exp/zinc:
## TopLevelPipe
module TopLevelPipe(input clk, rst,
	output [31:0] imem_addr, input [31:0] imem_rdata,
	output [31:0] dmem_addr, output [31:0] dmem_wdata, output dmem_we, input [31:0] dmem_rdata);
For scale: ~160 I/O pins, roughly 74000 µm² of cells after synthesis.
export LEC_CHECK = 0
export CAP_MARGIN = 20
export CORE_MARGIN = 2
export CORE_UTILIZATION = 61
export CTS_CLUSTER_DIAMETER = 229
export MAX_ROUTING_LAYER = met4
export MIN_ROUTING_LAYER = met1
export SETUP_SLACK_MARGIN = 1.89
export SLEW_MARGIN = 20
create_clock -name core_clock -period 6.43 [get_ports {clk}]
run.sh (not shown) runs the stock make flow with config.mk's settings and CLKGATE_MAP_FILE=.
Finished, but not clean: exp/zinc, with setup timing.
Setup changes, exp/zinc to exp/sierra
# exp/zinc
export LEC_CHECK = 0
export CAP_MARGIN = 20
export CORE_MARGIN = 2
export CORE_UTILIZATION = 61
export CTS_CLUSTER_DIAMETER = 229
export MAX_ROUTING_LAYER = met4
export MIN_ROUTING_LAYER = met1
export SETUP_SLACK_MARGIN = 1.89
export SLEW_MARGIN = 20
create_clock -name core_clock -period 6.43 [get_ports {clk}]
# exp/sierra
export LEC_CHECK = 0
export CAP_MARGIN = 20
export CORE_MARGIN = 2
export CORE_UTILIZATION = 40
export SLEW_MARGIN = 20
create_clock -name core_clock -period 11.4 [get_ports {clk}]
--- outcome ---
For count of mapped cells out of synthesis, exp/sierra and exp/zinc come out practically identical. Relative to exp/zinc, the final net count measured on exp/sierra has decreased by a little under 10%. exp/sierra vs exp/zinc: wire length reported by the detailed router down by a few percent. Compared with exp/zinc, exp/sierra shows a number of stages on the worst setup path that is 12 lower. For the total via count after detailed routing, exp/sierra came in 4460 lower than exp/zinc did. Taking exp/zinc as the reference point, the headroom to the max-slew limit of exp/sierra falls by 3.7 points. exp/sierra: PASS, flow complete, no timing, DRC or antenna violations. Core utilization ended up 28 points lower on exp/sierra than on exp/zinc. Sort exp/zinc and exp/sierra by clock network fraction of total power desc -> top: exp/sierra. The final critical-path setup slack of exp/sierra was superior to that of exp/zinc. Looking only at post-synthesis to final-layout area growth, and setting everything else aside, the higher value of exp/zinc and exp/sierra goes to exp/zinc.
[inputs] exp/xenon vs exp/sierra
# exp/sierra
export LEC_CHECK = 0
export CAP_MARGIN = 20
export CORE_MARGIN = 2
export CORE_UTILIZATION = 40
export SLEW_MARGIN = 20
create_clock -name core_clock -period 11.4 [get_ports {clk}]
# exp/xenon
export LEC_CHECK = 0
export CAP_MARGIN = 20
export CORE_MARGIN = 2
export CORE_UTILIZATION = 71
export CTS_CLUSTER_SIZE = 25
export PLACE_DENSITY = 0.67
export SLEW_MARGIN = 20
create_clock -name core_clock -period 6.3 [get_ports {clk}]
--- outcome ---
Tool error ODB-0269 stopped exp/xenon during global routing; no final results. In the reports for exp/sierra and exp/xenon, the smaller routability congestion estimate from global placement belongs to exp/sierra. exp/xenon against exp/sierra: worst slack at placement lost 3.25 ns; number of buffers inserted to repair setup after CTS picked up an extra 32. Cmp exp/sierra and exp/xenon / area enclosed by the die boundary / lower: exp/xenon. In the flow results for exp/sierra and exp/xenon, the number of rows in the core area is smaller on exp/xenon. Between exp/sierra and exp/xenon, cell resize tally after clock tree synthesis increased.
Inputs modified between exp/xenon and exp/nickel:
# exp/xenon
export LEC_CHECK = 0
export CAP_MARGIN = 20
export CORE_MARGIN = 2
export CORE_UTILIZATION = 71
export CTS_CLUSTER_SIZE = 25
export PLACE_DENSITY = 0.67
export SLEW_MARGIN = 20
create_clock -name core_clock -period 6.3 [get_ports {clk}]
# exp/nickel
export LEC_CHECK = 0
export CAP_MARGIN = 20
export CORE_MARGIN = 2
export CORE_UTILIZATION = 58
export SLEW_MARGIN = 20
create_clock -name core_clock -period 5.17 [get_ports {clk}]
--- outcome ---
Row number of buffers inserted to repair setup after CTS: exp/nickel lower / exp/xenon higher
Across both runs, worst setup slack after placement was lower for exp/nickel than for exp/xenon.
In exp/nickel, the sum of net half-perimeters after detailed placement came out 3.1% below the value in exp/xenon.
Complete run, failing final checks: exp/nickel, reason setup timing.
Vertical extent of the die sits higher in exp/nickel than in exp/xenon.
Floorplan check, exp/nickel vs exp/xenon: die outline larger in exp/nickel
As far as total number of H-tree levels goes, exp/nickel and exp/xenon are indistinguishable; the numbers are identical.
Comparing exp/nickel against exp/xenon, there is no change at all in yosys synthesis chip area.
Comparing exp/xenon against exp/nickel, there is no change at all in count of flip-flops with a built-in enable after synthesis.
Power and IR drop assume default switching activity.
